==> trial 84: inputs <==
==> flow/design.v (excerpt) <==
module seq_mult(d, done, clk, a, b, go, reset);
  parameter n=32, log2n=5;
  output [2*n-1:0] d;
  output reg done;
	input clk;
	input [n-1:0] a, b;
	input go, reset;
	reg c;
	reg [n-1:0] p, q, m;
	reg [log2n:0]count;
	reg [n:0] sum;
	reg [log2n:0] count_n;
	always @(posedge clk, posedge reset)
		if(reset == 1) begin
			done <= 0;
		end
    else if(reset == 0) begin
			if(go) begin
				c <= 0;
        p <= 0;
				q <= a;
				m <= b;
				done <= 0;
				count <= n;
      end
			else if (!done) begin
				if (q[0] == 0) begin
					sum = 0 + p; 
				end
				else begin
					sum = m + p; 
				end
				{c,p,q} <= {sum,q} >> 1;
				count_n = count - 1;
				count <= count_n;
				if (count_n == 0) begin
					done <= 1;
				end
			end
		end
	assign d = {p,q};
endmodule
Settings: LEC_CHECK=0, ABC_AREA=1, CAP_MARGIN=20, CELL_PAD_IN_SITES_GLOBAL_PLACEMENT=3, CORE_MARGIN=2, CORE_UTILIZATION=68, CTS_CLUSTER_DIAMETER=262, CTS_CLUSTER_SIZE=89, GPL_ROUTABILITY_DRIVEN=0, MIN_ROUTING_LAYER=met2, PLACE_DENSITY_LB_ADDON=0.22, SETUP_SLACK_MARGIN=0.1, SLEW_MARGIN=20, TNS_END_PERCENT=20; clock period 3.3 ns.
run.sh (not shown) runs the stock make flow with config.mk's settings and CLKGATE_MAP_FILE=.
==> build 5 (differences from trial 84) <==
==> flow/config.mk (replaced) <==
export PLATFORM = sky130hd
export DESIGN_NAME = seq_mult
export DESIGN_NICKNAME = seq_mult
export VERILOG_FILES = /design/flow/design.v
export SDC_FILE = /design/flow/constraint.sdc
export NUM_CORES = 4
export LEC_CHECK = 0
export CAP_MARGIN = 20
export CORE_MARGIN = 2
export CORE_UTILIZATION = 40
export PLACE_DENSITY = 0.6
export SLEW_MARGIN = 20
==> build 38 (differences from trial 84) <==
==> flow/config.mk (replaced) <==
export PLATFORM = sky130hd
export DESIGN_NAME = seq_mult
export DESIGN_NICKNAME = seq_mult
export VERILOG_FILES = /design/flow/design.v
export SDC_FILE = /design/flow/constraint.sdc
export NUM_CORES = 4
export LEC_CHECK = 0
export CAP_MARGIN = 20
export CORE_MARGIN = 2
export CORE_UTILIZATION = 40
export PLACE_DENSITY = 0.6
export SLEW_MARGIN = 20
==> flow/constraint.sdc (replaced) <==
create_clock -name core_clock -period 2.19 [get_ports {clk}]
set_input_delay 0.4380 -clock core_clock [delete_from_list [all_inputs] [get_ports {clk}]]
set_output_delay 0.4380 -clock core_clock [all_outputs]
set_load 0.01 [all_outputs]
==> comparison table <==
| item | build 38 | trial 84 | build 5 |
|---|---|---|---|
| Cell with the biggest individual delay on the critical path | edfxtp_1 | - | edfxtp_1 |
| Fraction of the mapped netlist area in simple logic gates | 10.96% | 30.07% | 10.96% |
| Most common cell on crit path | buf_4 | - | a21oi_1 |
| Synthesized area per cell | 11.93 sq um | 7.568 sq um | 11.93 sq um |
| Number of buffers inserted by hold repair at cts | 0 | - | 0 |
| Inserted tap cell count | 184 | - | 184 |
| Proportion of cell area spent on the clock network | 3.011% | - | 3.537% |
| Final standard cell count with taps included and fillers excluded | 948 | - | 814 |
| Die Span X | 125.0 um | 102.2 um | 125.0 um |
| Post-synthesis instance area | 0.005856 sq mm | 0.006554 sq mm | 0.005856 sq mm |
| Area share of the largest cell type after synthesis | 52.31% | 46.74% | 52.31% |
| Area of the multi-input gates | 0.003032 sq mm | - | 0.002671 sq mm |
| Outcome | complete, but fails checks | did not finish | finished clean |
| Stage where the flow stopped | - | global placement without I/O | - |
| Reasons for failing layout checks | setup timing | - | - |
| Number of sinks handled by clock tree synthesis | 103 | - | 103 |
| Logic Gate Count | 360 | - | 360 |
| Top layer reached by signal wires | met4 | - | met4 |
| Maximum vdd drop | 0.4576 mV | - | 0.3143 mV |
| Slew headroom | 67.22% | - | 59.10% |
| # resized after CTS | 50 | - | 0 |
